== alpha ==
==> flow/design.v (excerpt) <==
module top_logic(  
		clk,
		rst,
		frz,
		level,
		Dout,
		vsync,
		hsync,
		VGA_R,
		VGA_G,
		VGA_B,
		BTNU,
		BTND,
		BTNL,
		BTNR,
        seven_seg,
        sel,
        pattern_select,
         I_spi_miso,
         O_spi_sck,
         O_spi_cs,
         O_spi_mosi
);
Settings: LEC_CHECK=0, CAP_MARGIN=30, CORE_MARGIN=2, CORE_UTILIZATION=72, HOLD_SLACK_MARGIN=0.29, SETUP_SLACK_MARGIN=-0.85, SLEW_MARGIN=20; clock period 10.6 ns.
run.sh (not shown) runs the stock make flow with config.mk's settings and CLKGATE_MAP_FILE=.
alpha: complete, dirty (setup timing)
Input-level comparison between beta and alpha:
- SETUP_SLACK_MARGIN removed (was -0.85)
- HOLD_SLACK_MARGIN removed (was 0.29)
- CTS_CLUSTER_SIZE newly set to 97
- CAP_MARGIN changed from 30 to 20
- CORE_UTILIZATION changed from 72 to 59
- the clock period (ns, I/O delays scaled along) changed from 10.6 to 12.8
### Flow results
Sequential share of cell area: alpha and beta compared, higher one is beta. The met3 usage in global routing in beta was lower than what alpha gave. None of the runs alpha and beta ends with a clean layout. beta vs alpha: count of fill cells added during filler insertion up in beta.
--- input diff beta..gamma ---
- changing CORE_UTILIZATION from 59 to 72
- removing CTS_CLUSTER_SIZE (formerly 97)
- setting PLACE_DENSITY to 0.35 for the first time
- setting ABC_AREA to 0 for the first time
- setting SETUP_SLACK_MARGIN to 1.64 for the first time
- changing the clock period (ns, I/O delays scaled along) from 12.8 to 9.39
| gamma | all stages done | FAIL | setup timing |
Going from beta to gamma, final area grew by a little under 10%.
When the final numbers for gamma and beta were put side by side, the non-clock buffer count in the final layout turned out to be smaller in beta.
For gamma, the first element of the critical path was VGA.vcount[1], unlike beta, where it was VGA.movebullet1.y[2].
Compared gamma vs beta, and final antenna diode count is down in gamma.
Input-level comparison between delta and gamma:
- clearing PLACE_DENSITY, which used to be 0.35
- clearing ABC_AREA, which used to be 0
- swapping 72 for 63 in CORE_UTILIZATION
- swapping 1.64 for 3.95 in SETUP_SLACK_MARGIN
- swapping 9.39 for 14.8 in the clock period (ns, I/O delays scaled along)
- [gamma] flow finished | final checks: failed | reasons: setup timing
- delta finished every step from synthesis to the final layout, and the layout passed the timing, DRC and antenna checks.
- Tightest hold margin delta (delta − gamma): unfavourable
- Taking gamma as the reference, in delta height of the chip saw an increase; summed negative setup slack over all endpoints now larger.
- Between delta and gamma, count of placed standard cells including taps is higher for gamma, delta comes in under that.
- For gamma, the startpoint of the most critical setup path was VGA.vcount[1], unlike delta, where it was VGA.vcount[0].
Setup changes, delta to epsilon
- MAX_ROUTING_LAYER now met4, previously not set
- CORE_UTILIZATION now 72, was 63
- SETUP_SLACK_MARGIN now -0.68, was 3.95
- CTS_CLUSTER_DIAMETER now 94, previously not set
- the clock period (ns, I/O delays scaled along) now 11.6, was 14.8
--- outcome ---
- | epsilon | all stages done | FAIL | setup timing |
- When epsilon is set beside delta, its relative area of non-clock buffer cells in the final design turns out to be 2.8 points larger.
- For the routed wire length on met3, epsilon came in 8.6 mm higher than delta did.
- For the average routed wire per standard cell, epsilon came in 0.88 um higher than delta did.
- Total area of sequential cells, delta and epsilon: larger value in delta
- Per the comparison of epsilon with delta, number of sequential cells stayed essentially flat.

* * *

oak:
Starting RTL as in the previous note.
// top_logic
module top_logic(  
		clk,
		rst,
		frz,
		level,
		Dout,
		vsync,
		hsync,
		VGA_R,
		VGA_G,
		VGA_B,
		BTNU,
		BTND,
		BTNL,
		BTNR,
        seven_seg,
        sel,
        pattern_select,
         I_spi_miso,
         O_spi_sck,
         O_spi_cs,
         O_spi_mosi
);
	input clk;
    input rst;
    input frz;
    input [4:0]level;
    input Dout;
    output vsync;
    output hsync;
    output [3:0] VGA_R;
    output [3:0] VGA_G;
    output [3:0] VGA_B;
    input BTNU;
    input BTND;
    input BTNR;
    input BTNL;
    output [7:0]seven_seg;
    output [7:0] sel;
    wire left;
    wire right;
    wire up;
    wire down;
    assign left=BTNL;
    assign right=BTNR;
    assign up=BTNU;
    assign down=BTND;
    input    I_spi_miso;  
    output  wire         O_spi_sck;  
    output  wire         O_spi_cs  ;  
    output  wire         O_spi_mosi ;    
    input pattern_select;
    wire [3:0]spi_x_out;
    wire [3:0]spi_y_out;
    wire [15:0]score;
    wire over;
   spi_control spi(
                .clk(clk),
                .I_rst_n(!rst),
                .I_tx_en(1'b1),
                .rst(rst),
                .spi_x_out(spi_x_out),
                .spi_y_out(spi_y_out),
                .I_spi_miso(I_spi_miso),
                .O_spi_sck(O_spi_sck),
                .O_spi_cs(O_spi_cs),
                .O_spi_mosi(O_spi_mosi)
    );
    vga VGA( 
			 .clk(clk),
			 .rst(rst),
			 .frz(~frz),
			 .color_change(Dout),
			 .score2(score),
			 .vsync(vsync),
			 .hsync(hsync),
			 .VGA_R(VGA_R),
			 .VGA_G(VGA_G),
			 .VGA_B(VGA_B),
  ...
clock: 13.1 ns
lec_check: 0
abc_area: 1
cap_margin: 20
core_margin: 2
core_utilization: 72
cts_cluster_diameter: 254
place_density: 0.35
setup_slack_margin: 1.64
slew_margin: 20
Changes in pine relative to oak:
- MAX_ROUTING_LAYER newly set to met4
- PLACE_DENSITY removed (was 0.35)
- SETUP_SLACK_MARGIN changed from 1.64 to 1.63
- ABC_AREA removed (was 1)
- CTS_CLUSTER_DIAMETER removed (was 254)
- the clock period (ns, I/O delays scaled along) changed from 13.1 to 12.2
## What came out
Every stage of pine finished as expected; the final checks, on the other hand, flagged setup timing, which means the layout fails. Delta (pine minus oak): number of logic gates fell by about 13%; die outline area went down; number of inverters outside the clock class in the layout shows a reduction of 804; smallest setup slack after layout went down. NOTE: synthesized cell count in pine falls short of that of oak. Wire: pine routes less than oak. Via count normalized by instance count: pine higher than oak.
For birch, these inputs were changed with respect to pine:
- putting CTS_CLUSTER_DIAMETER at 43 where nothing was set
- swapping 20 for 30 in CAP_MARGIN
- clearing MAX_ROUTING_LAYER, which used to be met4
- swapping 1.63 for 3.37 in SETUP_SLACK_MARGIN
- swapping 12.2 for 11.3 in the clock period (ns, I/O delays scaled along)
--- outcome ---
- From the logs: birch reached the end of the flow and failed the layout checks with setup timing.
- Compared with pine, birch shows cell area higher by 1.8%.
- Via count of the routed design deteriorates in birch relative to pine.
- birch vs pine: post-detailed-routing wire length up
- birch vs pine — half-perimeter wire length of the detailed placement result climbed by a few percent
- | delay of the slowest cell on the worst path | higher: pine |
- Global-route track usage on met1 across birch and pine: no real change.
- birch vs. pine: count of fill cells added during filler insertion fell 3.8%; met2 routing resource usage after global routing moved up; total of plain and repair buffers excluding clock buffers saw an increase.
Here is what was changed in the inputs of maple compared with birch.
- swapping 72 for 44 in CORE_UTILIZATION
- clearing SETUP_SLACK_MARGIN, which used to be 3.37
- clearing CTS_CLUSTER_DIAMETER, which used to be 43
- swapping 30 for 20 in CAP_MARGIN
- swapping 11.3 for 16.9 in the clock period (ns, I/O delays scaled along)
Notes after the runs:
maple completed end to end with timing, DRC and antenna clean.
Cmp birch and maple / routed wire length on met3 / higher: birch
Required time of the critical path (higher): maple
Taking birch as the reference, in maple fmax moved down.
